[run.sh]
#!/bin/bash
# the make line also repeats each setting of config.mk as NAME=value (left out here)
make -C /OpenROAD-flow-scripts/flow DESIGN_CONFIG=/design/flow/config.mk WORK_HOME=/design/flow/orfs CLKGATE_MAP_FILE= finish
[config.mk]
export PLATFORM = sky130hd
export DESIGN_NAME = pipelined_4stage
export DESIGN_NICKNAME = pipelined_4stage
export VERILOG_FILES = /design/flow/design.v
export SDC_FILE = /design/flow/constraint.sdc
export NUM_CORES = 4
export LEC_CHECK = 0
export ABC_AREA = 0
export CAP_MARGIN = 20
export CELL_PAD_IN_SITES_DETAIL_PLACEMENT = 0
export CORE_ASPECT_RATIO = 0.79
export CORE_MARGIN = 2
export CORE_UTILIZATION = 70
export GPL_ROUTABILITY_DRIVEN = 1
export GPL_TIMING_DRIVEN = 1
export MAX_ROUTING_LAYER = met4
export PLACE_DENSITY_LB_ADDON = 0.12
export SETUP_SLACK_MARGIN = 0.97
export SLEW_MARGIN = 30
export TNS_END_PERCENT = 100
[constraint.sdc]
create_clock -name core_clock -period 6.29 [get_ports {clk}]
set_input_delay 1.2580 -clock core_clock [delete_from_list [all_inputs] [get_ports {clk}]]
set_output_delay 1.2580 -clock core_clock [all_outputs]
set_load 0.01 [all_outputs]
[design.v]
`timescale 1ns / 10ps
`timescale 1ns / 1ps
`timescale 1ns / 10ps
module pipelined_4stage(clk, rst, imem_addr, imem_data, aluout);
input clk;										
input rst;
output [9:0] imem_addr;			 
input [32-1:0] imem_data;	 
output [32-1:0] aluout;
wire [32-1:0]inst_addr;
wire [32-1:0] inst_out;
wire [32-1:0] inst_in;
assign imem_addr = inst_addr[9:0];
assign inst_out = imem_data;
datapath_mux DP(
	.clk(clk),
	.rst(rst),
	.inst(inst_out),
	.WB_aluout(aluout)
);
PC1 pc(
	.clk(clk),
	.rst(rst),
	.currPC(inst_addr),
	.nextPC(inst_addr)
);
IF_ID_stage IIS(
	.clk(clk),
	.rst(rst), 
	.instout(inst_out), 
	.instin(inst_in)
);
endmodule
`timescale 1ns / 10ps
`timescale 1ns / 1ps
module datapath_mux (
	clk,
	rst,
	inst,
	WB_aluout
);
input		  clk;
input		  rst;
input  [32-1:0] inst;
output  [32-1:0] WB_aluout;
wire [32-1:0] inst_out;
wire [2:0]	aluop_in;
wire [2:0]	aluop_out;
wire alusrc_in;
wire alusrc_out;
wire regDST;
wire wen;
wire [32-1:0] rdata1_in;
wire [32-1:0] rdata2_in;
wire [32-1:0] rdata1_out;
wire [32-1:0] rdata2_out;
wire [32-1:0] wdata_out;
wire [5-1:0] waddr_out;
wire [32-1:0] aluout;
wire [5-1:0] WB_muxout;
wire [32-1:0]rdata2_imm=alusrc_out ? {16'b0,inst_out[15:0]} : rdata2_out; 
wire [5-1:0]waddr_regDST=regDST ? inst[15:11] : inst[20:16]; 
control CO (
    .inst_cntrl(inst[31:26]),
    .wen_cntrl(wen),
    .alusrc_cntrl(alusrc_in),
    .regdst_cntrl(regDST),
    .aluop_cntrl(aluop_in)
);
regfile RFO (
    .clk(clk),
    .rst(rst),
    .wen(wen),
    .raddr1(inst[25:21]),
    .raddr2(inst[20:16]),
    .waddr(WB_muxout),
    .wdata(WB_aluout),
    .rdata1(rdata1_in),
    .rdata2(rdata2_in)
);
ID_EXE_stage IXS(
    .clk(clk),  
    .rst(rst), 
    .aluop_in(aluop_in), 
    .alusrc_in(alusrc_in), 
    .rdata1_in(rdata1_in), 
    .rdata2_in(rdata2_in),
    .inst_in(inst),
    .wregdst_in(waddr_regDST),
    .aluop_out(aluop_out),
    .alusrc_out(alusrc_out), 
    .rdata1_out(rdata1_out), 
    .rdata2_out(rdata2_out), 
    .inst_out(inst_out),
    .wregdst_out(waddr_out)
);
alu ALU0 (
    .a(rdata1_out),
    .b(rdata2_imm),
    .op(aluop_out),
    .out(aluout)
);
EXE_WBstage EWS(
	.clk(clk),
	.rst(rst),
	.aluin(aluout),
	.aluout(WB_aluout),
	.muxin(waddr_out),
	.muxout(WB_muxout)	
);
endmodule  
`timescale 1ns / 10ps
module PC1(clk,rst,nextPC,currPC);
		 input clk,rst;		 
		 input [32 - 1:0]nextPC;		  
		 output reg [32 - 1:0]currPC;
always @(posedge clk)
  begin
    if(rst)
      begin
	currPC <= 0;
      end
    else
      begin
        currPC <= nextPC + 1;
      end
  end
endmodule	
`timescale 1ns / 10ps
module IF_ID_stage (
	clk,  rst, instout, instin
);
input clk, rst;
input [32 - 1:0]instout;
output reg [32 - 1:0]instin;
always @(posedge clk)
  begin
    if(rst)
      begin
	instin <= 0;
      end
    else
      begin
        instin <= instout;
      end
  end
endmodule
`timescale 1ns / 10ps
module ID_EXE_stage (
	clk,  rst, aluop_in, alusrc_in, rdata1_in, rdata2_in, inst_in, wregdst_in,
	aluop_out, alusrc_out, rdata1_out, rdata2_out, inst_out, wregdst_out
);
input clk, rst, alusrc_in;
input [2:0] aluop_in;
input [32-1:0] rdata1_in;
input [32-1:0] rdata2_in;
input [32-1:0] inst_in;
input [5-1:0] wregdst_in;
output reg alusrc_out;
output reg[2:0] aluop_out;
output reg [32-1:0] rdata1_out;
output reg [32-1:0] rdata2_out;
output reg [32-1:0] inst_out;
output reg [5-1:0] wregdst_out;
always @(posedge clk)
  begin
    if(rst)
      begin
	aluop_out <= 0; 
	alusrc_out <= 0; 
	rdata1_out <= 0; 
	rdata2_out <= 0; 
	inst_out <= 0;
	wregdst_out <= 0;
      end
    else
      begin
        aluop_out <= aluop_in; 
	alusrc_out <= alusrc_in; 
	rdata1_out <= rdata1_in; 
	rdata2_out <= rdata2_in; 
	inst_out <= inst_in;
	wregdst_out <= wregdst_in;
      end
  end
endmodule
`timescale 1ns / 10ps
module EXE_WBstage (
	clk,  rst, aluin, aluout,
	muxin, muxout             
);
input clk, rst;
input [32-1:0]aluin;
input [5-1:0]muxin;
output reg[5-1:0]muxout;
output reg [32-1:0]aluout;
always @(posedge clk)
  begin
    if(rst)
      begin
	aluout <= 0;
	muxout <= 0;
      end
    else
      begin
        aluout <= aluin;
	muxout <= muxin;
      end
  end
endmodule
`timescale 1ns / 10ps
module alu(
   a,    
   b,    
   op,    
   out    
   );
   input [32-1:0] a, b;
   input [2:0] op;
   output reg [32-1:0] out;
always @(a or b or op )
begin
   case(op)
       6'b000000: out = a+b;
       6'b000001: out = a - b;
       6'b000010: out = a & b;
       6'b000011:  out = a^b;
       6'b000100: out = a<=b;
       6'b000101: out = a*b;
       6'b000110: out = a+b;
default: out = 0;  
   endcase
end
endmodule
`timescale 1ns / 10ps
module control(
  input [5:0] inst_cntrl, 
  output reg wen_cntrl,
  output reg alusrc_cntrl,
  output reg regdst_cntrl,
  output reg [2:0] aluop_cntrl
  );
  always@(inst_cntrl)
  begin
    case(inst_cntrl)
			6'b000000: begin
					wen_cntrl=1;
					alusrc_cntrl=0;
					regdst_cntrl=1;
					aluop_cntrl=inst_cntrl[2:0];
			end
        6'b000001: begin
                wen_cntrl=1;
					 alusrc_cntrl=0;
					 regdst_cntrl=1;
                aluop_cntrl=inst_cntrl[2:0];
        end
        6'b000010: begin
                wen_cntrl=1;
					 alusrc_cntrl=0;
					 regdst_cntrl=1;
                aluop_cntrl=inst_cntrl[2:0];
        end
        6'b000011: begin
                wen_cntrl=1;
					 alusrc_cntrl=0;
					 regdst_cntrl=1;
                aluop_cntrl=inst_cntrl[2:0];
        end
        6'b000100: begin
                wen_cntrl=1;
					 alusrc_cntrl=0;
					 regdst_cntrl=1;
                aluop_cntrl=inst_cntrl[2:0];
        end
        6'b000101: begin
                wen_cntrl=1;
					 alusrc_cntrl=0;
					 regdst_cntrl=1;
                aluop_cntrl=inst_cntrl[2:0];
			end
		6'b000110: begin
                wen_cntrl=1;
					 alusrc_cntrl=1;
					 regdst_cntrl=0;
                aluop_cntrl=inst_cntrl[2:0];
        end
		default: begin
				wen_cntrl=1; 
				alusrc_cntrl=0;
				regdst_cntrl=1;
				aluop_cntrl=inst_cntrl[2:0];
		end	
    endcase
  end
endmodule
`timescale 1ns / 10ps
`timescale 1ns / 1ps
module regfile (
	clk,
	rst,
	wen,
	raddr1, 
	raddr2, 
	waddr, 
	wdata, 
	rdata1,
	rdata2
	);
	input clk;
	input rst;
	input wen;
	input [5-1:0] raddr1; 
	input [5-1:0] raddr2; 
	input [5-1:0] waddr; 
	input [32-1:0] wdata; 
	output [32-1:0] rdata1;
	output [32-1:0] rdata2;
	reg [32-1:0] regdata [0:32-1];
integer i;
	always@(posedge clk)
		begin
			if(rst)
				begin
					for (i=0; i<32; i=i+1)
					regdata[i] <=0;
					regdata[8] <=5; 
					regdata[3] <=2;
				end
			else
				regdata[waddr] <= (wen == 1) ? wdata : regdata[waddr]; 
		end
	assign rdata1 = ((wen) && (waddr == raddr1)) ? wdata : regdata[raddr1]; 
	assign rdata2 = ((wen) && (waddr == raddr2)) ? wdata : regdata[raddr2];
endmodule 
==> flow_metrics.py, run 1 <==
# Metrics from the implementation run
metrics = {
    "run_status": {
        "outcome": "finished with violations",
        "check.faults": "setup timing",
    },
    "setup_path": {
        "path_depth": 28,
        "max_stage_delay_ns": 0.57,
        "cpLargestDelayFamily": "adder cells",
        "worst_ep_required_time_ns": 6.89,
        "crit_fanout": 6,
        "reg2reg_to": "DP.EWS.aluout[30]",
        "critPathSlowestCell": "fa_1",
        "arrival_ns": 8.18,
        "reg2reg_depth": 28,
        "crit_buf_inv": 7,
        "r2r_start": "DP.IXS.alusrc_out",
        "critPathCaptureType": "flop",
        "crit_top_cell": "fa_1",
        "start_kind": "flop",
        "endpoint": "DP.EWS.aluout[30]",
        "reg2reg_slack_ns": -1.28,
        "path_class": "reg -> reg",
        "startpoint": "DP.IXS.alusrc_out",
    },
    "synthesis": {
        "ys_sh_xor_pct": 1.575,
        "mappedNetlistArea_um2": 76090,
        "yosysChipArea_um2": 76090,
        "synthAoiAreaFrac_pct": 3.721,
        "ys_cells": 6032,
        "topCombFamilyByArea": "multiplexers",
        "synth_nets": 6664,
        "mux_area_share_pct": 20.35,
        "avgSynthCellArea_um2": 12.61,
        "simple_gate_share_pct": 11.74,
        "synth_cell_types": 89,
        "async_flop_share_pct": 0,
        "synth_cells": 6032,
        "synthTopCellsByArea": "edfxtp_1 (40%), mux4_2 (19%), fa_1 (11%)",
        "ys.flops": 1160,
        "yosysWarningCount": 7,
        "synth.most_common_cell": "nor2_1",
        "synth_top_area_share_pct": 40.41,
        "edf_count": 1024,
        "yosys.area.top_type": "edfxtp_1",
        "flop_cell": "edfxtp_1",
        "netlist_top_cells_count": "nor2_1 (1210), edfxtp_1 (1024), mux4_2 (641)",
        "synth_adder_area_share_pct": 13.88,
        "seq_area_frac_synth_pct": 43.99,
    },
    "final_timing": {
        "finalHoldViolations": 0,
        "finClkSkew_ns": 0.05852,
        "period_used_pct": 120.4,
        "hold_ws_ns": 0.4533,
        "postLayoutSetupSlackWorst_ns": -1.282,
        "slew_headroom_pct": 28.86,
        "finalSetupViolations": 22,
        "final-max-slew-violation-count": 0,
        "worst_pin_slew_ns": 1.059,
        "max_freq_mhz": 132.1,
        "rsz0062_at_grt": "yes",
        "finalCriticalPeriod_ns": 7.572,
    },
    "floorplan": {
        "placementRows": 107,
        "design.core.area_um2": 107800,
        "ios": 76,
        "fp_util_pct": 70.60,
        "die_h_um": 297.0,
        "die_w_um": 374.9,
        "die_area_um2": 111400,
    },
    "global_route": {
        "grtUsageMet3_pct": 18.46,
        "met1_usage_pct": 68.19,
        "grt.busiest_layer": "met2",
        "antenna_found_initial": 3,
        "overflow": 0,
        "grt_usage_pct": 51.46,
        "gr-usage-met2_pct": 70.26,
        "grt_start_max_net_pins": 99,
        "grt_pass1_wl_mm": 395.4,
        "grt_pass1_vias": 58600,
    },
    "hold_path": {
        "hp-start": "DP.IXS.wregdst_out[2]",
        "whs_endpoint": "DP.EWS.muxout[2]",
        "hold_depth": 1,
        "worstHoldPathType": "reg -> reg",
    },
    "route": {
        "drc": 0,
        "via_count": 57190,
        "routed_via_density": 7.429,
        "routed_wl_mm": 276.2,
        "first_iter_violations": 11080,
        "wl_per_cell_um": 35.88,
        "ant_nets": 0,
        "first_pass_iters": 9,
    },
    "clock_tree": {
        "cts.path.max_buffers": 3,
        "cts_htree_levels": 3,
        "clk_pin_slew_ns": 0.07,
        "cts_hold_buf": 0,
        "cts_tree": "done",
        "cts_root_buffer": "clkbuf_16",
        "clock_latency_ns": 0.76,
        "clock_sinks": 1160,
        "numCtsBuffers": 111,
    },
    "power": {
        "pg_comb_uw": 6920,
        "p_seq_uw": 9070,
        "p_int_uw": 15290,
        "pg_clk_uw": 6770,
        "swShare_pct": 32.82,
        "leakagePower_uw": 0.03219,
        "power_switching_uw": 7473,
        "power.density_nw_per_um2": 265.1,
        "ir_drop_uv": 328.3,
        "clkPwrFrac_pct": 29.7,
        "combPwrFrac_pct": 30.4,
        "power-top-group": "registers",
        "p_seq_share_pct": 39.9,
    },
    "placed_design": {
        "post-place-ws_ns": -1.386,
        "dp_hpwl_mm": 173.7,
        "gp_congestion": 1.026,
        "numPortBuffers": 75,
    },
    "job": {
        "warning_count": 49,
        "maxCapViolations": 0,
    },
    "layout": {
        "syn2layout_area_growth_pct": 12.87,
        "fin_nets": 6821,
    },
}
cell type report:
| cell class | count | area, µm² |
|---|---|---|
| Antenna cell | 7 | 17.52 |
| Clock buffer | 140 | 2929 |
| Clock inverter | 58 | 568.0 |
| Fill cell | 5791 | 21890 |
| Inverter | 454 | 1719 |
| Multi-Input combinational cell | 3917 | 40380 |
| Sequential cell | 1160 | 33480 |
| Tap cell | 1417 | 1773 |
| Timing Repair Buffer | 544 | 5015 |
| Timing Repair inverter | 1 | 6.256 |
through the flow:
step	power (µW)	util (%)	area (µm²)	cells	setup TNS, ns
after global routing	23270	79.68	85880	7694	-23.44
after global placement	15290	75.07	80900	7454	-17.05
after floorplan	12870	-	76380	6032	-11.26
after CTS	22240	79.07	85220	7670	-15.72
after detailed placement	15390	75.10	80940	7455	-19.01
final	22770	79.69	85890	7698	-20.75
repair_timing:
item,4_1_cts,5_1_grt
setup endpoints to repair,25,26
cloned,0,2
pin swaps,59,91
buffers inserted,17,18
gates resized,130,87
metal layers:
layer	routed length, µm	up-vias
met4	20660	0
met1	89120	27660
met3	50040	1531
met2	116400	6286
li1	-	21710
met5	0	-
==> run 2, diff against run 1 <==
Settings changed: CORE_UTILIZATION 70 to 46, PLACE_DENSITY set to 0.46, PLACE_DENSITY_LB_ADDON 0.12 to unset, SETUP_SLACK_MARGIN 0.97 to 1.34, TNS_END_PERCENT 100 to 25.
Clock period 6.29 ns to 4.85 ns, I/O delays scaled along.
==> run 2 against run 1 <==
  * Still fails the layout checks on setup timing
  * Synthesized cell count unchanged
  * Register-to-register slack worse by 1.3 ns
  * Fmax is 2.0% higher
  * Count of clock-buffer cells in the layout increased by 16
  * Critical path depth did not move
  * Cell area grew 2.7%
==> flow_metrics.py, run 2 <==
# Metrics from the implementation run
metrics = {
    "global_route": {
        "overflow": 0,
        "grt_usage_pct": 36.75,
        "grt_pass1_vias": 53640,
        "grt_start_max_net_pins": 73,
        "grt_pass1_wl_mm": 417.4,
        "antenna_found_initial": 10,
    },
    "setup_path": {
        "path_depth": 28,
        "crit_buf_inv": 8,
        "reg2reg_slack_ns": -2.57,
        "critPathSlowestCell": "fa_1",
        "reg2reg_to": "DP.EWS.aluout[25]",
        "startpoint": "DP.IXS.alusrc_out",
        "start_kind": "flop",
        "arrival_ns": 8.07,
        "critPathCaptureType": "flop",
        "cpLargestDelayFamily": "adder cells",
        "worst_ep_required_time_ns": 5.49,
        "path_class": "reg -> reg",
        "reg2reg_depth": 28,
        "crit_top_cell": "fa_1",
        "r2r_start": "DP.IXS.alusrc_out",
        "max_stage_delay_ns": 0.58,
        "crit_fanout": 8,
        "endpoint": "DP.EWS.aluout[25]",
    },
    "power": {
        "power-top-group": "registers",
        "pg_clk_uw": 10000,
        "ir_drop_uv": 296.4,
        "clkPwrFrac_pct": 32.4,
        "p_int_uw": 20910,
        "swShare_pct": 32.55,
        "power.total_uw": 31000,
        "combPwrFrac_pct": 29.9,
        "pg_comb_uw": 9260,
        "leakagePower_uw": 0.03303,
        "p_seq_share_pct": 37.7,
        "power_switching_uw": 10090,
        "p_seq_uw": 11700,
        "power.density_nw_per_um2": 351.3,
    },
    "route": {
        "routed_wl_mm": 296.9,
        "first_iter_violations": 7575,
        "wl_per_cell_um": 34.47,
        "drc": 0,
        "ant_nets": 0,
        "via_count": 53960,
        "routed_via_density": 6.264,
        "first_pass_iters": 6,
    },
    "synthesis": {
        "flop_cell": "edfxtp_1",
        "async_flop_share_pct": 0,
        "yosysChipArea_um2": 76090,
        "synth.most_common_cell": "nor2_1",
        "synthAoiAreaFrac_pct": 3.721,
        "topCombFamilyByArea": "multiplexers",
        "synth_cell_types": 89,
        "mappedNetlistArea_um2": 76090,
        "yosysWarningCount": 7,
        "synth_nets": 6664,
        "yosys.area.top_type": "edfxtp_1",
        "simple_gate_share_pct": 11.74,
        "synthTopCellsByArea": "edfxtp_1 (40%), mux4_2 (19%), fa_1 (11%)",
        "seq_area_frac_synth_pct": 43.99,
        "edf_count": 1024,
        "netlist_top_cells_count": "nor2_1 (1210), edfxtp_1 (1024), mux4_2 (641)",
        "synth_adder_area_share_pct": 13.88,
        "ys_cells": 6032,
        "ys.flops": 1160,
        "mux_area_share_pct": 20.35,
        "synth_top_area_share_pct": 40.41,
        "synth_cells": 6032,
        "avgSynthCellArea_um2": 12.61,
        "ys_sh_xor_pct": 1.575,
    },
    "hold_path": {
        "hold_depth": 1,
        "whs_endpoint": "DP.EWS.muxout[2]",
        "worstHoldPathType": "reg -> reg",
        "hp-start": "DP.IXS.wregdst_out[2]",
    },
    "floorplan": {
        "fp_util_pct": 46.35,
        "die_w_um": 461.6,
        "design.core.area_um2": 164200,
        "die_h_um": 365.5,
        "ios": 76,
        "placementRows": 132,
        "die_area_um2": 168700,
    },
    "final_timing": {
        "finalSetupTns_ns": -49.95,
        "rsz0062_at_grt": "yes",
        "period_used_pct": 153.1,
        "postLayoutSetupSlackWorst_ns": -2.574,
        "slew_headroom_pct": 35.25,
        "finClkSkew_ns": 0.04259,
        "max_freq_mhz": 134.7,
        "finalSetupViolations": 26,
        "finalCriticalPeriod_ns": 7.424,
        "worst_pin_slew_ns": 0.9712,
        "final-max-slew-violation-count": 0,
        "finalHoldViolations": 0,
    },
    "clock_tree": {
        "clk_pin_slew_ns": 0.07,
        "clock_latency_ns": 0.79,
        "cts_tree": "done",
        "cts_root_buffer": "clkbuf_16",
        "clock_sinks": 1160,
        "cts_htree_levels": 4,
        "numCtsBuffers": 130,
        "cts.path.max_buffers": 3,
    },
    "placed_design": {
        "gp_congestion": 0.9573,
        "dp_hpwl_mm": 197.8,
        "numPortBuffers": 75,
        "post-place-ws_ns": -2.718,
    },
    "layout": {
        "fillCellCount": 14040,
        "syn2layout_area_growth_pct": 15.97,
        "fin_nets": 6924,
    },
    "job": {
        "maxCapViolations": 0,
        "warning_count": 50,
    },
    "run_status": {
        "outcome": "finished with violations",
        "check.faults": "setup timing",
    },
}
==> run 2: cell type report <==
| cell class | count | area [µm²] | area share, % |
|---|---|---|---|
| Clock buffer | 156 | 3435 | 3.892 |
| Clock inverter | 81 | 779.5 | 0.8833 |
| Timing Repair Buffer | 628 | 5846 | 6.624 |
| Inverter | 454 | 1712 | 1.940 |
| Multi-Input combinational cell | 3917 | 40210 | 45.56 |
| Antenna cell | 7 | 17.52 | 0.01985 |
| Tap cell | 2211 | 2766 | 3.135 |
| Sequential cell | 1160 | 33480 | 37.93 |
| Timing Repair inverter | 1 | 7.507 | 0.008507 |
==> run 2: layer usage <==
metal | global-route usage (%) | vias up | part of all wire, % | routed length (µm)
met3 | 7.845 | 450 | 11 | 33770
met4 | 10.21 | 0 | 3.1 | 9166
met5 | - | - | 0 | 0
li1 | - | 21960 | - | -
met1 | 55.50 | 28330 | 44 | 130300
met2 | 49.90 | 3227 | 42 | 123700
==> run 2: timing repair <==
action | CTS | global route
gates cloned | 1 | 0
endpoints found under the setup margin | 30 | 30
pin swaps | 76 | 67
gates resized | 130 | 73
buffers inserted | 16 | 3
hold buffers | 0 | 0
==> run 2: stage by stage <==
| step | utilization (%) | instances | hold WS [ns] | area (µm²) |
|---|---|---|---|---|
| after floorplan | - | 6032 | 0.4138 | 76260 |
| after global routing | 53.75 | 8612 | 0.4558 | 88240 |
| after detailed placement | 50.46 | 8350 | 0.4266 | 82840 |
| final | 53.75 | 8615 | 0.4297 | 88250 |
| after global placement | 50.46 | 8350 | 0.4201 | 82830 |
| after CTS | 53.51 | 8604 | 0.4303 | 87850 |
==> run 3, diff against run 2 <==
Settings changed: ABC_AREA 0 to unset, CAP_MARGIN 20 to 0, CELL_PAD_IN_SITES_DETAIL_PLACEMENT 0 to unset, CORE_ASPECT_RATIO 0.79 to unset, CORE_UTILIZATION 46 to 72, CTS_CLUSTER_DIAMETER set to 28, CTS_CLUSTER_SIZE set to 46, GPL_ROUTABILITY_DRIVEN 1 to unset, GPL_TIMING_DRIVEN 1 to unset, MAX_ROUTING_LAYER met4 to unset, PLACE_DENSITY 0.46 to unset, SETUP_SLACK_MARGIN 1.34 to -0.37, SLEW_MARGIN 30 to 20, TNS_END_PERCENT 25 to unset.
Clock period 4.85 ns to 6.64 ns, I/O delays scaled along.
==> run 3 against run 2 <==
  * Still fails the layout checks on setup timing
  * Via count is 11% higher
  * First-iteration DRC count rose by 52%
  * Count of clock-buffer cells in the layout up 116
  * Clock power rose by about 20%
  * Fmax increased by 0.14%
  * Non-clock buffer count shrank 127
  * Synthesized cell count unchanged
  * Die area shrank 36%
  * Register-to-register slack better by 1.8 ns
  * Power fell by 12%
  * Sequential cell count stayed put
  * Cell count shrank 8.5%
==> flow_metrics.py, run 3 <==
# Metrics from the implementation run
metrics = {
    "clock_tree": {
        "numCtsBuffers": 233,
        "cts_htree_levels": 4,
        "cts_root_buffer": "clkbuf_16",
        "cts.path.max_buffers": 3,
        "clk_pin_slew_ns": 0.05,
        "clock_sinks": 1160,
        "cts_tree": "done",
        "clock_latency_ns": 0.89,
    },
    "global_route": {
        "grt_pass1_vias": 62710,
        "grt_start_max_net_pins": 109,
        "grt_usage_pct": 54.48,
        "overflow": 0,
        "grt_pass1_wl_mm": 417.4,
        "antenna_found_initial": 22,
    },
    "synthesis": {
        "yosys.area.top_type": "edfxtp_1",
        "ys.flops": 1160,
        "avgSynthCellArea_um2": 12.61,
        "topCombFamilyByArea": "multiplexers",
        "ys_sh_xor_pct": 1.575,
        "seq_area_frac_synth_pct": 43.99,
        "synthTopCellsByArea": "edfxtp_1 (40%), mux4_2 (19%), fa_1 (11%)",
        "mux_area_share_pct": 20.35,
        "synth_top_area_share_pct": 40.41,
        "flop_cell": "edfxtp_1",
        "netlist_top_cells_count": "nor2_1 (1210), edfxtp_1 (1024), mux4_2 (641)",
        "synth_adder_area_share_pct": 13.88,
        "yosysChipArea_um2": 76090,
        "synth_nets": 6664,
        "mappedNetlistArea_um2": 76090,
        "yosysWarningCount": 7,
        "simple_gate_share_pct": 11.74,
        "async_flop_share_pct": 0,
        "synthAoiAreaFrac_pct": 3.721,
        "edf_count": 1024,
        "synth_cell_types": 89,
        "synth_cells": 6032,
        "ys_cells": 6032,
        "synth.most_common_cell": "nor2_1",
    },
    "floorplan": {
        "die_h_um": 329.1,
        "fp_util_pct": 72.39,
        "ios": 76,
        "die_area_um2": 108300,
        "die_w_um": 329.1,
        "design.core.area_um2": 105100,
        "placementRows": 119,
    },
    "setup_path": {
        "max_stage_delay_ns": 0.58,
        "start_kind": "flop",
        "startpoint": "DP.IXS.alusrc_out",
        "crit_buf_inv": 9,
        "reg2reg_depth": 27,
        "reg2reg_to": "DP.EWS.aluout[18]",
        "reg2reg_slack_ns": -0.77,
        "arrival_ns": 8.08,
        "endpoint": "DP.EWS.aluout[18]",
        "crit_fanout": 7,
        "path_depth": 27,
        "r2r_start": "DP.IXS.alusrc_out",
        "cpLargestDelayFamily": "adder cells",
        "worst_ep_required_time_ns": 7.30,
        "crit_top_cell": "fa_1",
        "critPathSlowestCell": "fa_1",
        "critPathCaptureType": "flop",
        "path_class": "reg -> reg",
    },
    "route": {
        "first_iter_violations": 11490,
        "wl_per_cell_um": 36.99,
        "first_pass_iters": 14,
        "via_count": 60130,
        "drc": 0,
        "ant_nets": 0,
        "routed_via_density": 7.627,
        "routed_wl_mm": 291.6,
    },
    "power": {
        "ir_drop_uv": 435.9,
        "p_seq_uw": 8630,
        "leakagePower_uw": 0.03402,
        "p_int_uw": 18510,
        "power_switching_uw": 8705,
        "power-top-group": "clock",
        "clkPwrFrac_pct": 44.2,
        "swShare_pct": 31.99,
        "p_seq_share_pct": 31.7,
        "power.density_nw_per_um2": 303.5,
        "pg_comb_uw": 6550,
        "combPwrFrac_pct": 24.1,
        "pg_clk_uw": 12000,
    },
    "hold_path": {
        "hp-start": "DP.IXS.wregdst_out[0]",
        "worstHoldPathType": "reg -> reg",
        "whs_endpoint": "DP.EWS.muxout[0]",
        "hold_depth": 1,
    },
    "job": {
        "maxCapViolations": 0,
        "warning_count": 57,
    },
    "run_status": {
        "check.faults": "setup timing",
        "outcome": "finished with violations",
    },
    "placed_design": {
        "placed_area_um2": 80490,
        "post-place-ws_ns": -1.025,
        "numPortBuffers": 75,
        "gp_congestion": 1.045,
        "dp_cells": 7395,
        "dp_hpwl_mm": 163.5,
    },
    "final_timing": {
        "max_freq_mhz": 134.9,
        "finalSetupTns_ns": -10.88,
        "hold_ws_ns": 0.4478,
        "worst_pin_slew_ns": 1.247,
        "finClkSkew_ns": 0.1380,
        "postLayoutSetupSlackWorst_ns": -0.7735,
        "period_used_pct": 111.6,
        "rsz0062_at_grt": "yes",
        "slew_headroom_pct": 16.60,
        "finalHoldViolations": 0,
        "finalCriticalPeriod_ns": 7.413,
        "final-max-slew-violation-count": 0,
        "finalSetupViolations": 20,
    },
    "layout": {
        "fin_nets": 6899,
        "syn2layout_area_growth_pct": 17.83,
        "fin_area_um2": 89660,
        "layoutNonFillerInstCount": 7883,
    },
}
## run 3: timing repair
action / CTS / global route
cloned: 2 / 1
endpoints found under the setup margin: 17 / 19
hold buffers: 0 / 0
pin swaps: 68 / 56
gates resized: 118 / 88
setup buffers: 22 / 13
## run 3: routing by layer
metal	routed length [µm]	global-route usage (%)
met1	81300	61.82
met3	50800	24.62
met5	253	0.4783
met2	128600	80.94
met4	30590	42.08
## run 3: layout make-up
cell class	instances	area, µm²
fillers	4607	15460
clock buffers	272	6018
repair buffers	501	4624
well taps	1391	1740
clock inverters	174	1938
multi-input cells	3917	40110
flip-flops and latches	1160	33480
diodes	14	35.03
inverters	454	1714
## run 3: per-stage QoR
step / power [µW] / utilization (%)
finish: 27210 / 85.29
global route: 27640 / 85.26
CTS: 26590 / 84.76
detailed placement: 14470 / 76.57
global placement: 14350 / 76.56
floorplan: 12160 / -
==> run 4, diff against run 3 <==
Settings changed: ABC_AREA set to 1, CAP_MARGIN 0 to 15, CORE_ASPECT_RATIO set to 0.88, CORE_UTILIZATION 72 to 58, CTS_CLUSTER_DIAMETER 28 to 41, CTS_CLUSTER_SIZE 46 to unset, GPL_TIMING_DRIVEN set to 1, MAX_ROUTING_LAYER set to met4, MIN_ROUTING_LAYER set to met2, PLACE_DENSITY set to 0.89, SETUP_SLACK_MARGIN -0.37 to unset, SLEW_MARGIN 20 to 5, TNS_END_PERCENT set to 5.
Clock period 6.64 ns to 8.0 ns, I/O delays scaled along.
==> run 4 against run 3 <==
  * The flow now stops in global routing (5_1_grt)
  * Die area up 27%
  * Synthesized area up 3.0%
  * Synthesized cell count up 57%
==> flow_metrics.py, run 4 <==
# Physical implementation metrics
metrics = {
    "synthesis": {
        "flop_cell": "edfxtp_1",
        "ys_sh_xor_pct": 0.2683,
        "mappedNetlistArea_um2": 78360,
        "mux_area_share_pct": 0,
        "synth_top_area_share_pct": 39.24,
        "simple_gate_share_pct": 18.54,
        "synth.most_common_cell": "nor2_1",
        "netlist_top_cells_count": "nor2_1 (2518), o21ai_0 (1421), edfxtp_1 (1024)",
        "edf_count": 1024,
        "avgSynthCellArea_um2": 8.282,
        "synthAoiAreaFrac_pct": 17.18,
        "yosys.area.top_type": "edfxtp_1",
        "async_flop_share_pct": 0,
        "ys_cells": 9461,
        "synthTopCellsByArea": "edfxtp_1 (39%), nor2_1 (12%), fa_1 (10%)",
        "synth_cells": 9461,
        "yosysChipArea_um2": 78360,
        "seq_area_frac_synth_pct": 42.72,
        "ys.flops": 1160,
        "synth_cell_types": 60,
        "yosysWarningCount": 7,
        "synth_adder_area_share_pct": 13.48,
        "topCombFamilyByArea": "simple AND/OR/NAND/NOR gates",
        "synth_nets": 10090,
    },
    "floorplan": {
        "die_area_um2": 138100,
        "placementRows": 126,
        "die_w_um": 395.8,
        "design.core.area_um2": 134200,
        "ios": 76,
        "die_h_um": 348.8,
        "fp_util_pct": 58.41,
    },
    "clock_tree": {
        "cts.path.max_buffers": 3,
        "numCtsBuffers": 151,
        "cts_root_buffer": "clkbuf_16",
        "post_cts_buffers": 0,
        "cts_hold_buf": 0,
        "cts_resized": 0,
        "clock_sinks": 1160,
        "cts_htree_levels": 4,
    },
    "placed_design": {
        "placed_area_um2": 81070,
        "dp_hpwl_mm": 222.2,
        "dp_cells": 10890,
        "post-place-ws_ns": 0.2274,
        "numPortBuffers": 75,
        "gp_congestion": 1.299,
    },
    "global_route": {
        "overflow": 2238,
        "grt_usage_pct": 87.98,
    },
    "run_status": {
        "outcome": "stopped before the end",
        "stop_error": "[ERROR GRT-0116] Global routing finished with congestion. Check the congestion regions in the DRC Viewer.",
        "lastStage": "global routing (5_1_grt)",
    },
}
-- run 4: per-layer routing --
metal / GRT usage, % / overflow
met1: - / -
met2: 88.03 / 245
met3: 97.90 / 1774
met4: 71.34 / 219
met5: - / -
-- run 4: stage by stage --
| stage | util (%) | power (µW) |
|---|---|---|
| CTS | 64.27 | 22060 |
| detailed placement | 60.43 | 15190 |
| global placement | 60.43 | 15090 |
| floorplan | - | 11640 |
==> run 5, diff against run 4 <==
Settings changed: ABC_AREA 1 to unset, CAP_MARGIN 15 to 20, CORE_ASPECT_RATIO 0.88 to unset, CORE_UTILIZATION 58 to 70, CTS_CLUSTER_DIAMETER 41 to unset, CTS_CLUSTER_SIZE set to 49, GPL_TIMING_DRIVEN 1 to unset, MAX_ROUTING_LAYER met4 to unset, MIN_ROUTING_LAYER met2 to unset, PLACE_DENSITY 0.89 to unset, SETUP_SLACK_MARGIN set to 0.91, SLEW_MARGIN 5 to 20, TNS_END_PERCENT 5 to unset.
Clock period 8.0 ns to 3.45 ns, I/O delays scaled along.
==> run 5 against run 4 <==
  * The layout now fails its checks (setup timing)
  * Die area down 19%
  * Synthesized area fell by 2.9%
  * Synthesized cell count shrank 36%
==> flow_metrics.py, run 5 <==
# Metrics from the implementation run
metrics = {
    "power": {
        "leakagePower_uw": 0.03369,
        "clkPwrFrac_pct": 31.3,
        "pg_clk_uw": 13500,
        "power-top-group": "registers",
        "p_seq_uw": 16600,
        "power.density_nw_per_um2": 490.8,
        "pg_comb_uw": 13000,
        "ir_drop_uv": 627.7,
        "swShare_pct": 33.43,
        "power_switching_uw": 14440,
        "p_int_uw": 28760,
        "p_seq_share_pct": 38.5,
        "combPwrFrac_pct": 30.2,
    },
    "clock_tree": {
        "cts.path.max_buffers": 3,
        "numCtsBuffers": 116,
        "clock_sinks": 1160,
        "cts_hold_buf": 0,
        "cts_tree": "done",
        "clock_latency_ns": 0.81,
        "cts_root_buffer": "clkbuf_16",
        "cts_htree_levels": 3,
        "clk_pin_slew_ns": 0.07,
    },
    "synthesis": {
        "synth_cell_types": 89,
        "edf_count": 1024,
        "synthTopCellsByArea": "edfxtp_1 (40%), mux4_2 (19%), fa_1 (11%)",
        "synth_adder_area_share_pct": 13.88,
        "yosysWarningCount": 7,
        "seq_area_frac_synth_pct": 43.99,
        "topCombFamilyByArea": "multiplexers",
        "synth_nets": 6664,
        "synthAoiAreaFrac_pct": 3.721,
        "flop_cell": "edfxtp_1",
        "mux_area_share_pct": 20.35,
        "yosys.area.top_type": "edfxtp_1",
        "netlist_top_cells_count": "nor2_1 (1210), edfxtp_1 (1024), mux4_2 (641)",
        "mappedNetlistArea_um2": 76090,
        "synth_top_area_share_pct": 40.41,
        "simple_gate_share_pct": 11.74,
        "ys_cells": 6032,
        "ys.flops": 1160,
        "yosysChipArea_um2": 76090,
        "synth.most_common_cell": "nor2_1",
        "ys_sh_xor_pct": 1.575,
        "synth_cells": 6032,
        "avgSynthCellArea_um2": 12.61,
        "async_flop_share_pct": 0,
    },
    "setup_path": {
        "cpLargestDelayFamily": "adder cells",
        "start_kind": "flop",
        "worst_ep_required_time_ns": 4.10,
        "arrival_ns": 7.98,
        "r2r_start": "DP.IXS.alusrc_out",
        "endpoint": "DP.EWS.aluout[27]",
        "critPathSlowestCell": "fa_1",
        "crit_buf_inv": 5,
        "max_stage_delay_ns": 0.58,
        "reg2reg_to": "DP.EWS.aluout[27]",
        "reg2reg_depth": 25,
        "crit_fanout": 13,
        "critPathCaptureType": "flop",
        "reg2reg_slack_ns": -3.88,
        "startpoint": "DP.IXS.alusrc_out",
        "path_depth": 25,
        "crit_top_cell": "fa_1",
        "path_class": "reg -> reg",
    },
    "layout": {
        "fin_nets": 7077,
        "fin_util_pct": 81.86,
        "fin_area_um2": 88010,
        "layoutNonFillerInstCount": 7953,
        "logic_area_um2": 40100,
        "regArea_um2": 33530,
        "syn2layout_area_growth_pct": 15.66,
        "fillCellCount": 5314,
    },
    "global_route": {
        "overflow": 0,
        "grtUsageMet3_pct": 26.46,
        "grt_pass1_vias": 64150,
        "grt_start_max_net_pins": 133,
        "met1_usage_pct": 61.29,
        "antenna_found_initial": 22,
        "gr-usage-met2_pct": 81.03,
        "grt_pass1_wl_mm": 433.9,
        "grt.busiest_layer": "met2",
        "grt_usage_pct": 55.08,
    },
    "final_timing": {
        "rsz0062_at_grt": "yes",
        "finalHoldViolations": 0,
        "worst_pin_slew_ns": 0.8727,
        "max_freq_mhz": 136.5,
        "finalSetupTns_ns": -89.68,
        "period_used_pct": 212.4,
        "postLayoutSetupSlackWorst_ns": -3.878,
        "finalCriticalPeriod_ns": 7.328,
        "finClkSkew_ns": 0.06845,
        "finalSetupViolations": 30,
        "final-max-slew-violation-count": 0,
        "hold_ws_ns": 0.2917,
        "slew_headroom_pct": 41.82,
    },
    "route": {
        "drc": 0,
        "via_count": 61360,
        "first_iter_violations": 12210,
        "first_pass_iters": 12,
        "routed_wl_mm": 301.4,
        "routed_via_density": 7.715,
        "wl_per_cell_um": 37.90,
        "ant_nets": 0,
    },
    "job": {
        "maxCapViolations": 0,
        "warning_count": 53,
    },
    "floorplan": {
        "design.core.area_um2": 107500,
        "fp_util_pct": 70.78,
        "placementRows": 120,
        "die_h_um": 333.7,
        "die_w_um": 333.7,
        "die_area_um2": 111400,
        "ios": 76,
    },
    "placed_design": {
        "placed_area_um2": 83510,
        "numPortBuffers": 75,
        "dp_hpwl_mm": 179.9,
        "gp_congestion": 1.010,
        "dp_cells": 7711,
    },
    "run_status": {
        "outcome": "finished with violations",
        "check.faults": "setup timing",
    },
    "hold_path": {
        "whs_endpoint": "DP.IXS.wregdst_out[1]",
        "worstHoldPathType": "in -> reg",
        "hold_depth": 2,
        "hp-start": "rst",
    },
}
[run 5: metrics by stage]
stage / total power (µW) / worst slack, ns
final: 43200 / -3.878
after floorplan: 23580 / -3.907
after global routing: 43870 / -4.179
after global placement: 28570 / -3.928
after CTS: 42070 / -3.868
after detailed placement: 28820 / -3.966
[run 5: repair_timing]
action | 4_1_cts | 5_1_grt
setup endpoints to repair | 177 | 413
setup buffers | 13 | 4
resized | 121 | 35
gates cloned | 1 | 1
pin swaps | 52 | 6
[run 5: final cells by class]
class | count | share of cell area [%]
Sequential cell | 1160 | 38.10
Timing Repair Buffer | 794 | 8.068
Clock buffer | 151 | 3.516
Antenna cell | 8 | 0.02275
Clock inverter | 64 | 0.7905
Tap cell | 1403 | 1.995
Multi-Input combinational cell | 3919 | 45.57
Inverter | 454 | 1.942
[run 5: layer usage]
layer | up-vias | routed length [µm]
li1 | 22220 | -
met1 | 28680 | 83140
met2 | 7536 | 130700
met3 | 2880 | 52870
met4 | 37 | 33950
met5 | - | 805
==> run 6, diff against run 5 <==
Settings changed: CORE_MARGIN 2 to 6, CORE_UTILIZATION 70 to 37, CTS_CLUSTER_DIAMETER set to 220, CTS_CLUSTER_SIZE 49 to unset, GPL_TIMING_DRIVEN set to 0, SETUP_SLACK_MARGIN 0.91 to unset.
Clock period 3.45 ns to 5.54 ns, I/O delays scaled along.
==> run 6 against run 5 <==
  * The layout still fails its checks (setup timing)
  * Worst setup slack gained 1.2 ns
  * Cell area is 0.68% lower
  * Clock skew fell by 0.044 ns
  * Count of clock-buffer cells in the layout down 7
  * Core utilization fell by 39 points
  * Sequential share of layout area increased by 0.20 points
  * Sequential power is 38% lower
  * Clock power fell by 41%
  * Combinational power decreased by 37%
  * Via count decreased by 14%
  * Routed wire length is 9.1% lower
==> flow_metrics.py, run 6 <==
# Metrics from the implementation run
metrics = {
    "job": {
        "maxCapViolations": 0,
        "warning_count": 48,
    },
    "global_route": {
        "grt_usage_pct": 24.73,
        "grt_pass1_vias": 54020,
        "antenna_found_initial": 10,
        "grt_start_max_net_pins": 33,
        "grt_pass1_wl_mm": 387.4,
        "overflow": 0,
    },
    "final_timing": {
        "finalSetupTns_ns": -48.10,
        "finalCriticalPeriod_ns": 8.245,
        "slew_headroom_pct": 18.30,
        "max_freq_mhz": 121.3,
        "period_used_pct": 148.8,
        "postLayoutSetupSlackWorst_ns": -2.705,
        "finClkSkew_ns": 0.02441,
        "finalHoldViolations": 0,
        "worst_pin_slew_ns": 1.226,
        "finalSetupViolations": 25,
        "rsz0062_at_grt": "yes",
        "final-max-slew-violation-count": 0,
    },
    "setup_path": {
        "max_stage_delay_ns": 0.64,
        "reg2reg_slack_ns": -2.71,
        "reg2reg_to": "DP.EWS.aluout[27]",
        "critPathSlowestCell": "fa_1",
        "startpoint": "DP.IXS.alusrc_out",
        "critPathCaptureType": "flop",
        "path_class": "reg -> reg",
        "reg2reg_depth": 28,
        "arrival_ns": 8.81,
        "endpoint": "DP.EWS.aluout[27]",
        "crit_fanout": 10,
        "crit_top_cell": "fa_1",
        "worst_ep_required_time_ns": 6.10,
        "crit_buf_inv": 8,
        "start_kind": "flop",
        "cpLargestDelayFamily": "adder cells",
        "r2r_start": "DP.IXS.alusrc_out",
        "path_depth": 28,
    },
    "power": {
        "swShare_pct": 33.28,
        "p_seq_share_pct": 38.9,
        "p_seq_uw": 10300,
        "ir_drop_uv": 423.0,
        "power-top-group": "registers",
        "combPwrFrac_pct": 31.1,
        "leakagePower_uw": 0.03152,
        "clkPwrFrac_pct": 30.0,
        "pg_clk_uw": 7910,
        "pg_comb_uw": 8210,
        "power.density_nw_per_um2": 301.7,
        "p_int_uw": 17590,
        "power_switching_uw": 8777,
    },
    "route": {
        "wl_per_cell_um": 30.08,
        "first_pass_iters": 5,
        "first_iter_violations": 6434,
        "drc": 0,
        "ant_nets": 0,
        "via_count": 52980,
        "routed_via_density": 5.820,
        "routed_wl_mm": 273.8,
    },
    "synthesis": {
        "synth_cells": 6032,
        "synthAoiAreaFrac_pct": 3.721,
        "mux_area_share_pct": 20.35,
        "synth_cell_types": 89,
        "simple_gate_share_pct": 11.74,
        "seq_area_frac_synth_pct": 43.99,
        "synth.most_common_cell": "nor2_1",
        "ys.flops": 1160,
        "ys_sh_xor_pct": 1.575,
        "synth_nets": 6664,
        "synthTopCellsByArea": "edfxtp_1 (40%), mux4_2 (19%), fa_1 (11%)",
        "mappedNetlistArea_um2": 76090,
        "synth_adder_area_share_pct": 13.88,
        "ys_cells": 6032,
        "netlist_top_cells_count": "nor2_1 (1210), edfxtp_1 (1024), mux4_2 (641)",
        "flop_cell": "edfxtp_1",
        "yosys.area.top_type": "edfxtp_1",
        "avgSynthCellArea_um2": 12.61,
        "synth_top_area_share_pct": 40.41,
        "yosysWarningCount": 7,
        "edf_count": 1024,
        "async_flop_share_pct": 0,
        "topCombFamilyByArea": "multiplexers",
        "yosysChipArea_um2": 76090,
    },
    "hold_path": {
        "worstHoldPathType": "reg -> reg",
        "hp-start": "DP.IXS.wregdst_out[1]",
        "hold_depth": 1,
        "whs_endpoint": "DP.EWS.muxout[1]",
    },
    "clock_tree": {
        "clock_sinks": 1160,
        "clk_pin_slew_ns": 0.07,
        "numCtsBuffers": 114,
        "cts.path.max_buffers": 3,
        "cts_tree": "done",
        "cts_root_buffer": "clkbuf_16",
        "cts_htree_levels": 3,
        "clock_latency_ns": 0.75,
    },
    "layout": {
        "syn2layout_area_growth_pct": 14.87,
        "fillCellCount": 18800,
        "fin_util_pct": 43.03,
        "fin_nets": 6963,
    },
    "placed_design": {
        "dp_hpwl_mm": 221.2,
        "gp_congestion": 0.9904,
        "numPortBuffers": 69,
        "post-place-ws_ns": -3.799,
    },
    "run_status": {
        "check.faults": "setup timing",
        "outcome": "finished with violations",
    },
    "floorplan": {
        "design.core.area_um2": 203100,
        "die_h_um": 465.5,
        "die_area_um2": 216700,
        "die_w_um": 465.5,
        "fp_util_pct": 37.46,
        "ios": 76,
        "placementRows": 165,
    },
}
==> run 6: layer usage <==
| layer | part of all wire, % | global-route usage [%] | up-vias |
|---|---|---|---|
| met1 | 36 | 30.72 | 27510 |
| met2 | 49 | 42.21 | 2933 |
| met4 | 4.9 | 10.17 | 6 |
| met5 | 0.015 | 0 | - |
| li1 | - | - | 22020 |
| met3 | 9.9 | 5.139 | 517 |
==> run 6: timing repair <==
action / in CTS / in global routing
endpoints found under the hold margin: 0 / 0
gates resized: 279 / 64
setup buffers: 67 / 12
pin swaps: 97 / 60
setup endpoints to repair: 28 / 25
hold buffers: 0 / 0
gates cloned: 2 / 0
==> run 6: metrics by stage <==
| stage | instances | hold slack (ns) | instance area (µm²) | power, µW |
|---|---|---|---|---|
| after floorplan | 6032 | 0.4138 | 76380 | 14610 |
| after global placement | 8773 | 0.4243 | 80420 | 17170 |
| after detailed placement | 8808 | 0.4328 | 81370 | 17320 |
| after CTS | 9085 | 0.4484 | 87000 | 25970 |
| after global routing | 9099 | 0.4650 | 87400 | 27210 |
| final | 9103 | 0.4457 | 87410 | 26370 |
==> run 6: layout make-up <==
| class | count | area (µm²) | share of cell area (%) |
|---|---|---|---|
| Multi-Input combinational cell | 3917 | 40560 | 46.41 |
| Sequential cell | 1160 | 33480 | 38.30 |
| Tap cell | 2672 | 3343 | 3.825 |
| Clock buffer | 144 | 3063 | 3.504 |
| Timing Repair Buffer | 187 | 2313 | 2.647 |
| Buffer | 497 | 2245 | 2.568 |
| Inverter | 454 | 1734 | 1.984 |
| Clock inverter | 66 | 653.1 | 0.7472 |
| Antenna cell | 6 | 15.01 | 0.01718 |
==> run 7, diff against run 6 <==
Settings changed: ABC_AREA set to 0, CELL_PAD_IN_SITES_DETAIL_PLACEMENT set to 0, CORE_ASPECT_RATIO set to 1.52, CORE_MARGIN 6 to 2, CORE_UTILIZATION 37 to 70, CTS_CLUSTER_DIAMETER 220 to unset, CTS_CLUSTER_SIZE set to 14, GPL_ROUTABILITY_DRIVEN set to 1, GPL_TIMING_DRIVEN 0 to 1, MAX_ROUTING_LAYER set to met4, PLACE_DENSITY_LB_ADDON set to 0.03, SETUP_SLACK_MARGIN set to 0.97, SLEW_MARGIN 20 to 30, TNS_END_PERCENT set to 5.
Clock period 5.54 ns to 4.33 ns, I/O delays scaled along.
==> run 7 against run 6 <==
  * Largest power group unchanged
  * Largest cell class unchanged
  * Global-route usage increased by 26 points
  * Still fails the layout checks on setup timing
  * Combinational power increased by about 20%
  * Critical endpoint is now DP.EWS.aluout[25]
  * Clock power increased by 14%
  * Fmax increased by 11%
  * Cell count decreased by 14%
  * Count of clock-buffer cells in the layout decreased by 9
  * Die area decreased by 49%
  * Cell area decreased by 1.5%
  * Core utilization increased by 37 points
  * Power increased by 22%
==> flow_metrics.py, run 7 <==
# Metrics from the implementation run
metrics = {
    "global_route": {
        "antenna_found_initial": 10,
        "grt_pass1_wl_mm": 391.9,
        "grt_start_max_net_pins": 145,
        "grt_pass1_vias": 60520,
        "overflow": 0,
        "grt_usage_pct": 51.10,
    },
    "setup_path": {
        "path_depth": 30,
        "critPathCaptureType": "flop",
        "critPathSlowestCell": "fa_1",
        "max_stage_delay_ns": 0.57,
        "crit_top_cell": "fa_1",
        "crit_buf_inv": 10,
        "reg2reg_to": "DP.EWS.aluout[25]",
        "r2r_start": "DP.IXS.alusrc_out",
        "reg2reg_depth": 30,
        "reg2reg_slack_ns": -3.12,
        "endpoint": "DP.EWS.aluout[25]",
        "worst_ep_required_time_ns": 4.90,
        "startpoint": "DP.IXS.alusrc_out",
        "crit_fanout": 9,
        "path_class": "reg -> reg",
        "arrival_ns": 8.02,
        "start_kind": "flop",
        "cpLargestDelayFamily": "adder cells",
    },
    "hold_path": {
        "whs_endpoint": "DP.EWS.muxout[1]",
        "worstHoldPathType": "reg -> reg",
        "hp-start": "DP.IXS.wregdst_out[1]",
        "hold_depth": 1,
    },
    "synthesis": {
        "synth_cell_types": 89,
        "yosys.area.top_type": "edfxtp_1",
        "synth_top_area_share_pct": 40.41,
        "simple_gate_share_pct": 11.74,
        "ys_cells": 6032,
        "avgSynthCellArea_um2": 12.61,
        "synth_adder_area_share_pct": 13.88,
        "ys_sh_xor_pct": 1.575,
        "yosysWarningCount": 7,
        "topCombFamilyByArea": "multiplexers",
        "seq_area_frac_synth_pct": 43.99,
        "async_flop_share_pct": 0,
        "mux_area_share_pct": 20.35,
        "synthAoiAreaFrac_pct": 3.721,
        "netlist_top_cells_count": "nor2_1 (1210), edfxtp_1 (1024), mux4_2 (641)",
        "flop_cell": "edfxtp_1",
        "ys.flops": 1160,
        "mappedNetlistArea_um2": 76090,
        "synthTopCellsByArea": "edfxtp_1 (40%), mux4_2 (19%), fa_1 (11%)",
        "edf_count": 1024,
        "synth_nets": 6664,
        "synth_cells": 6032,
        "yosysChipArea_um2": 76090,
        "synth.most_common_cell": "nor2_1",
    },
    "clock_tree": {
        "cts_htree_levels": 3,
        "numCtsBuffers": 102,
        "cts_hold_buf": 0,
        "cts.path.max_buffers": 3,
        "clk_pin_slew_ns": 0.07,
        "clock_sinks": 1160,
        "clock_latency_ns": 0.75,
        "cts_root_buffer": "clkbuf_16",
        "cts_tree": "done",
    },
    "final_timing": {
        "finalHoldViolations": 0,
        "postLayoutSetupSlackWorst_ns": -3.117,
        "finalCriticalPeriod_ns": 7.447,
        "finalSetupViolations": 28,
        "finalSetupTns_ns": -66.86,
        "worst_pin_slew_ns": 0.9960,
        "period_used_pct": 172.0,
        "finClkSkew_ns": 0.03902,
        "slew_headroom_pct": 33.24,
        "max_freq_mhz": 134.3,
        "final-max-slew-violation-count": 0,
        "rsz0062_at_grt": "yes",
    },
    "run_status": {
        "check.faults": "setup timing",
        "outcome": "finished with violations",
    },
    "power": {
        "clkPwrFrac_pct": 28.2,
        "combPwrFrac_pct": 30.8,
        "power.total_uw": 32070,
        "pg_clk_uw": 9050,
        "power-top-group": "registers",
        "power_switching_uw": 10360,
        "ir_drop_uv": 534.9,
        "leakagePower_uw": 0.03255,
        "pg_comb_uw": 9890,
        "swShare_pct": 32.30,
        "p_int_uw": 21710,
        "p_seq_uw": 13100,
        "p_seq_share_pct": 41.0,
        "power.density_nw_per_um2": 372.4,
    },
    "route": {
        "via_count": 56530,
        "first_pass_iters": 8,
        "ant_nets": 0,
        "met2_length_mm": 130.5,
        "routed_via_density": 7.248,
        "wl_met1_mm": 75.43,
        "first_iter_violations": 8416,
        "wl_per_cell_um": 34.65,
        "wl_met3_mm": 35.44,
        "dr.max_layer_used": "met4",
        "drc": 0,
        "routed_wl_mm": 270.3,
    },
    "job": {
        "warning_count": 51,
        "maxCapViolations": 0,
    },
    "layout": {
        "fillCellCount": 5979,
        "syn2layout_area_growth_pct": 13.19,
        "fin_area_um2": 86130,
        "fin_nets": 6911,
    },
    "floorplan": {
        "fp_util_pct": 70.37,
        "design.core.area_um2": 108100,
        "die_w_um": 271.4,
        "die_area_um2": 111400,
        "placementRows": 149,
        "die_h_um": 410.5,
        "ios": 76,
    },
    "placed_design": {
        "numPortBuffers": 75,
        "dp_hpwl_mm": 177.1,
        "gp_congestion": 1.055,
        "placed_area_um2": 82100,
    },
}
-- run 7: final cells by class --
| class | instances | area, µm² | area share, % |
|---|---|---|---|
| diodes | 15 | 37.54 | 0.04358 |
| inverters | 454 | 1709 | 1.984 |
| clock buffers | 135 | 2845 | 3.304 |
| flip-flops and latches | 1160 | 33480 | 38.87 |
| multi-input cells | 3917 | 39930 | 46.37 |
| clock inverters | 41 | 265.3 | 0.3080 |
| repair inverters | 1 | 7.507 | 0.008717 |
| repair buffers | 643 | 6057 | 7.033 |
| well taps | 1434 | 1794 | 2.083 |
-- run 7: per-stage QoR --
stage	worst slack (ns)	instances	hold WS, ns	util, %
finish	-3.117	7800	0.4661	79.65
global route	-3.366	7795	0.4842	79.64
CTS	-3.112	7785	0.4646	79.43
detailed placement	-3.272	7594	0.4465	75.93
global placement	-3.175	7594	0.4246	75.92
floorplan	-3.035	6032	0.4138	-
-- run 7: routing by layer --
layer	vias to the layer above	track usage [%]
li1	21850	-
met1	27520	54.04
met2	5271	81.04
met3	1890	13.34
met4	0	41.25
met5	-	-
-- run 7: what timing repair did --
item	CTS	global route
pin swaps	49	21
gates cloned	3	0
gates resized	109	34
endpoints found under the setup margin	30	30
setup buffers	12	0
==> run 8, diff against run 7 <==
Settings changed: ABC_AREA 0 to unset, CELL_PAD_IN_SITES_DETAIL_PLACEMENT 0 to unset, CORE_ASPECT_RATIO 1.52 to unset, CORE_UTILIZATION 70 to 61, CTS_CLUSTER_SIZE 14 to unset, GPL_ROUTABILITY_DRIVEN 1 to unset, GPL_TIMING_DRIVEN 1 to unset, MAX_ROUTING_LAYER met4 to unset, PLACE_DENSITY_LB_ADDON 0.03 to unset, SETUP_SLACK_MARGIN 0.97 to 1.37, SLEW_MARGIN 30 to 20, TNS_END_PERCENT 5 to unset.
Clock period 4.33 ns to 5.43 ns, I/O delays scaled along.
==> run 8 against run 7 <==
  * Still fails the layout checks on setup timing
  * Sequential cell count unchanged
  * Die area grew 15%
  * Worst setup slack improved by 1.1 ns
  * Routed wire length shrank 6.8%
  * Count of clock-buffer cells in the layout rose by 20
  * Via count decreased by 6.1%
  * Clock power fell by 5.7%
  * Non-clock buffer count is 78 lower
  * First-iteration DRC count is 22% lower
  * Sequential power is about 20% lower
  * Critical path depth down 3
==> flow_metrics.py, run 8 <==
# Metrics from the implementation run
metrics = {
    "synthesis": {
        "mappedNetlistArea_um2": 76090,
        "topCombFamilyByArea": "multiplexers",
        "yosysWarningCount": 7,
        "async_flop_share_pct": 0,
        "ys_cells": 6032,
        "edf_count": 1024,
        "seq_area_frac_synth_pct": 43.99,
        "yosys.area.top_type": "edfxtp_1",
        "synth.most_common_cell": "nor2_1",
        "ys.flops": 1160,
        "synth_cell_types": 89,
        "ys_sh_xor_pct": 1.575,
        "simple_gate_share_pct": 11.74,
        "yosysChipArea_um2": 76090,
        "synth_top_area_share_pct": 40.41,
        "netlist_top_cells_count": "nor2_1 (1210), edfxtp_1 (1024), mux4_2 (641)",
        "flop_cell": "edfxtp_1",
        "synth_nets": 6664,
        "synthTopCellsByArea": "edfxtp_1 (40%), mux4_2 (19%), fa_1 (11%)",
        "avgSynthCellArea_um2": 12.61,
        "synth_adder_area_share_pct": 13.88,
        "synthAoiAreaFrac_pct": 3.721,
        "synth_cells": 6032,
        "mux_area_share_pct": 20.35,
    },
    "final_timing": {
        "final-max-slew-violation-count": 0,
        "finClkSkew_ns": 0.09289,
        "finalSetupTns_ns": -38.20,
        "rsz0062_at_grt": "yes",
        "finalCriticalPeriod_ns": 7.441,
        "period_used_pct": 137.0,
        "slew_headroom_pct": 26.21,
        "finalHoldViolations": 0,
        "worst_pin_slew_ns": 1.107,
        "hold_ws_ns": 0.4589,
        "finalSetupViolations": 24,
        "postLayoutSetupSlackWorst_ns": -2.011,
        "max_freq_mhz": 134.4,
    },
    "power": {
        "p_seq_share_pct": 38.7,
        "pg_clk_uw": 8530,
        "p_int_uw": 18480,
        "combPwrFrac_pct": 29.7,
        "ir_drop_uv": 319.7,
        "power.density_nw_per_um2": 310.5,
        "power_switching_uw": 8519,
        "power.total_uw": 27000,
        "clkPwrFrac_pct": 31.6,
        "p_seq_uw": 10500,
        "power-top-group": "registers",
        "leakagePower_uw": 0.03257,
        "swShare_pct": 31.55,
        "pg_comb_uw": 8020,
    },
    "floorplan": {
        "die_area_um2": 127600,
        "die_w_um": 357.2,
        "fp_util_pct": 61.46,
        "design.core.area_um2": 123800,
        "ios": 76,
        "die_h_um": 357.2,
        "placementRows": 129,
    },
    "setup_path": {
        "worst_ep_required_time_ns": 5.99,
        "critPathCaptureType": "flop",
        "arrival_ns": 8.01,
        "reg2reg_depth": 27,
        "r2r_start": "DP.IXS.alusrc_out",
        "reg2reg_to": "DP.EWS.aluout[23]",
        "crit_fanout": 13,
        "max_stage_delay_ns": 0.60,
        "startpoint": "DP.IXS.alusrc_out",
        "crit_buf_inv": 7,
        "critPathSlowestCell": "fa_1",
        "endpoint": "DP.EWS.aluout[23]",
        "path_class": "reg -> reg",
        "cpLargestDelayFamily": "adder cells",
        "path_depth": 27,
        "crit_top_cell": "fa_1",
        "reg2reg_slack_ns": -2.01,
        "start_kind": "flop",
    },
    "global_route": {
        "grt_start_max_net_pins": 85,
        "overflow": 0,
        "grt_usage_pct": 40.23,
        "grt_pass1_wl_mm": 366.7,
        "grt_pass1_vias": 54770,
        "antenna_found_initial": 7,
    },
    "placed_design": {
        "dp_hpwl_mm": 167.3,
        "numPortBuffers": 75,
        "dp_cells": 7692,
        "gp_congestion": 0.9744,
    },
    "route": {
        "first_iter_violations": 6525,
        "routed_via_density": 6.663,
        "first_pass_iters": 27,
        "wl_per_cell_um": 31.64,
        "via_count": 53070,
        "routed_wl_mm": 252.0,
        "ant_nets": 0,
        "drc": 0,
    },
    "clock_tree": {
        "cts_hold_buf": 0,
        "cts.path.max_buffers": 3,
        "clk_pin_slew_ns": 0.06,
        "clock_sinks": 1160,
        "clock_latency_ns": 0.79,
        "cts_root_buffer": "clkbuf_16",
        "cts_tree": "done",
        "cts_htree_levels": 3,
        "numCtsBuffers": 121,
    },
    "job": {
        "warning_count": 50,
        "maxCapViolations": 0,
    },
    "layout": {
        "fillCellCount": 8621,
        "regArea_um2": 33480,
        "fin_util_pct": 70.24,
        "layoutNonFillerInstCount": 7965,
        "fin_nets": 6851,
        "logic_area_um2": 40430,
        "syn2layout_area_growth_pct": 14.28,
    },
    "hold_path": {
        "worstHoldPathType": "reg -> reg",
        "hold_depth": 1,
        "whs_endpoint": "DP.EWS.muxout[1]",
        "hp-start": "DP.IXS.wregdst_out[1]",
    },
    "run_status": {
        "check.faults": "setup timing",
        "outcome": "finished with violations",
    },
}
-- run 8: final cells by class --
cell class                      instances  share of cell area (%)
Timing Repair Buffer                  565                   6.005
Clock buffer                          155                   3.721
Clock inverter                         74                  0.9511
Multi-Input combinational cell       3917                   46.49
Antenna cell                            3                0.008633
Tap cell                             1637                   2.355
Inverter                              454                   1.968
Sequential cell                      1160                   38.50
-- run 8: metal layers --
| layer | track usage [%] | up-vias | share of wire [%] |
|---|---|---|---|
| met2 | 65.10 | 3579 | 48 |
| met1 | 50.94 | 26880 | 34 |
| li1 | - | 21780 | - |
| met3 | 10.57 | 833 | 12 |
| met4 | 19.45 | 6 | 5.8 |
| met5 | 0 | - | 0.014 |
-- run 8: through the flow --
stage	area, µm²	setup slack [ns]
after floorplan	76560	-1.927
after global placement	81570	-2.014
after detailed placement	81570	-2.088
after CTS	86490	-1.984
after global routing	86950	-2.238
final	86950	-2.011
-- run 8: timing repair --
action                                 CTS  global route
cloned                                   1             0
endpoints found under the hold margin    0             0
setup endpoints to repair               29            29
pin swaps                               93            70
buffers inserted                        29            10
gates resized                          130            72
==> run 9, diff against run 8 <==
Settings changed: CORE_UTILIZATION 61 to 40, MAX_ROUTING_LAYER set to met5, MIN_ROUTING_LAYER set to met2, PLACE_DENSITY_LB_ADDON set to 0.23, SETUP_SLACK_MARGIN 1.37 to unset, SLEW_MARGIN 20 to 5.
Clock period 5.43 ns to 8.0 ns, I/O delays scaled along.
==> run 9 against run 8 <==
  * Now clean on timing, DRC and antenna
  * Combinational power down 36%
  * Clock skew decreased by 0.046 ns
  * Synthesized cell count did not move
  * Worst setup slack improved by 2.2 ns
  * Fmax shrank 5.3%
  * Clock power shrank 34%
  * Critical path depth shrank 1
  * Worst hold slack got worse by 0.021 ns
  * Sequential share of layout area increased by 1.0 points
  * Largest cell class unchanged
==> flow_metrics.py, run 9 <==
# Metrics from the implementation run
metrics = {
    "hold_path": {
        "worstHoldPathType": "reg -> reg",
        "hold_depth": 1,
        "whs_endpoint": "DP.EWS.muxout[0]",
        "hp-start": "DP.IXS.wregdst_out[0]",
    },
    "synthesis": {
        "synth_adder_area_share_pct": 13.88,
        "synth_top_area_share_pct": 40.41,
        "synth_cell_types": 89,
        "edf_count": 1024,
        "flop_cell": "edfxtp_1",
        "synth.most_common_cell": "nor2_1",
        "seq_area_frac_synth_pct": 43.99,
        "synth_cells": 6032,
        "mappedNetlistArea_um2": 76090,
        "ys.flops": 1160,
        "synthAoiAreaFrac_pct": 3.721,
        "netlist_top_cells_count": "nor2_1 (1210), edfxtp_1 (1024), mux4_2 (641)",
        "yosysChipArea_um2": 76090,
        "ys_sh_xor_pct": 1.575,
        "mux_area_share_pct": 20.35,
        "simple_gate_share_pct": 11.74,
        "yosysWarningCount": 7,
        "synth_nets": 6664,
        "async_flop_share_pct": 0,
        "ys_cells": 6032,
        "topCombFamilyByArea": "multiplexers",
        "synthTopCellsByArea": "edfxtp_1 (40%), mux4_2 (19%), fa_1 (11%)",
        "avgSynthCellArea_um2": 12.61,
        "yosys.area.top_type": "edfxtp_1",
    },
    "setup_path": {
        "path_depth": 26,
        "crit_fanout": 8,
        "reg2reg_to": "DP.EWS.aluout[29]",
        "worst_ep_required_time_ns": 8.61,
        "arrival_ns": 8.46,
        "crit_top_cell": "fa_1",
        "critPathCaptureType": "flop",
        "r2r_start": "DP.IXS.alusrc_out",
        "cpLargestDelayFamily": "adder cells",
        "reg2reg_slack_ns": 0.15,
        "critPathSlowestCell": "fa_1",
        "reg2reg_depth": 26,
        "startpoint": "DP.IXS.alusrc_out",
        "start_kind": "flop",
        "endpoint": "DP.EWS.aluout[29]",
        "path_class": "reg -> reg",
        "crit_buf_inv": 8,
        "max_stage_delay_ns": 0.58,
    },
    "layout": {
        "logic_area_um2": 39530,
        "fin_nets": 6626,
        "regArea_um2": 33480,
        "syn2layout_area_growth_pct": 11.32,
        "layoutNonFillerInstCount": 8618,
        "fin_area_um2": 84700,
        "fillCellCount": 17260,
    },
    "floorplan": {
        "design.core.area_um2": 189600,
        "die_area_um2": 193700,
        "die_h_um": 440.2,
        "ios": 76,
        "die_w_um": 440.2,
        "placementRows": 160,
        "fp_util_pct": 40.14,
    },
    "final_timing": {
        "final-max-slew-violation-count": 0,
        "worst_pin_slew_ns": 1.187,
        "finClkSkew_ns": 0.04665,
        "finalSetupViolations": 0,
        "max_freq_mhz": 127.3,
        "finalCriticalPeriod_ns": 7.854,
        "slew_headroom_pct": 20.60,
        "finalHoldViolations": 0,
        "period_used_pct": 98.17,
    },
    "placed_design": {
        "dp_cells": 8372,
        "dp_hpwl_mm": 180.7,
        "placed_area_um2": 80490,
        "gp_congestion": 1.035,
        "numPortBuffers": 75,
    },
    "global_route": {
        "gr-usage-met2_pct": 52.34,
        "grt_pass1_wl_mm": 399.8,
        "met1_usage_pct": 0,
        "overflow": 0,
        "grtUsageMet3_pct": 53.49,
        "grt.busiest_layer": "met3",
        "grt_pass1_vias": 77820,
        "grt_usage_pct": 43.20,
        "grt_start_max_net_pins": 99,
        "antenna_found_initial": 2,
    },
    "route": {
        "routed_wl_mm": 283.4,
        "ant_nets": 0,
        "routed_via_density": 7.932,
        "wl_per_cell_um": 32.89,
        "first_pass_iters": 49,
        "via_count": 68350,
        "drc": 0,
        "first_iter_violations": 15150,
    },
    "job": {
        "warning_count": 45,
        "maxCapViolations": 0,
    },
    "power": {
        "p_seq_share_pct": 39.9,
        "pg_comb_uw": 5130,
        "power-top-group": "registers",
        "power.density_nw_per_um2": 211.6,
        "power_switching_uw": 6057,
        "p_seq_uw": 7140,
        "p_int_uw": 11860,
        "combPwrFrac_pct": 28.6,
        "ir_drop_uv": 200.8,
        "clkPwrFrac_pct": 31.5,
        "leakagePower_uw": 0.03115,
        "pg_clk_uw": 5650,
        "swShare_pct": 33.80,
    },
    "clock_tree": {
        "clock_sinks": 1160,
        "cts_hold_buf": 0,
        "cts.path.max_buffers": 3,
        "cts_tree": "done",
        "cts_htree_levels": 3,
        "numCtsBuffers": 117,
        "clk_pin_slew_ns": 0.07,
        "clock_latency_ns": 0.79,
        "cts_root_buffer": "clkbuf_16",
    },
    "run_status": {
        "outcome": "complete, no violations",
    },
}
-- run 9: final cells by class --
| type | count | area share [%] |
|---|---|---|
| inverters | 454 | 2.019 |
| clock buffers | 143 | 3.672 |
| clock inverters | 69 | 0.6972 |
| diodes | 20 | 0.05909 |
| flip-flops and latches | 1160 | 39.52 |
| repair buffers | 344 | 3.656 |
| well taps | 2511 | 3.709 |
| multi-input cells | 3917 | 46.66 |
-- run 9: what timing repair did --
item | CTS | global route
endpoints found under the setup margin | 0 | 12
setup buffers | 0 | 8
gates resized | 0 | 65
-- run 9: per-layer routing --
| metal | vias to the layer above | share of wire, % | wire, µm |
|---|---|---|---|
| li1 | 21250 | - | - |
| met1 | 22990 | 0 | 0 |
| met2 | 21240 | 48 | 136900 |
| met3 | 2759 | 39 | 110800 |
| met4 | 125 | 11 | 31770 |
| met5 | - | 1.4 | 3932 |
-- run 9: metrics by stage --
| step | setup WS (ns) | util (%) | setup TNS (ns) | power, µW | hold WS, ns |
|---|---|---|---|---|---|
| floorplan | 0.1285 | - | 0 | 10020 | 0.4138 |
| global placement | 0.1565 | 42.45 | 0 | 11900 | 0.4243 |
| detailed placement | 0.07297 | 42.46 | 0 | 11890 | 0.4261 |
| CTS | 0.01444 | 44.41 | 0 | 17370 | 0.4427 |
| global route | -0.03513 | 44.65 | -0.08841 | 18400 | 0.4643 |
| finish | 0.1460 | 44.68 | 0 | 17920 | 0.4374 |
Power is estimated from default activity; no workload was simulated.
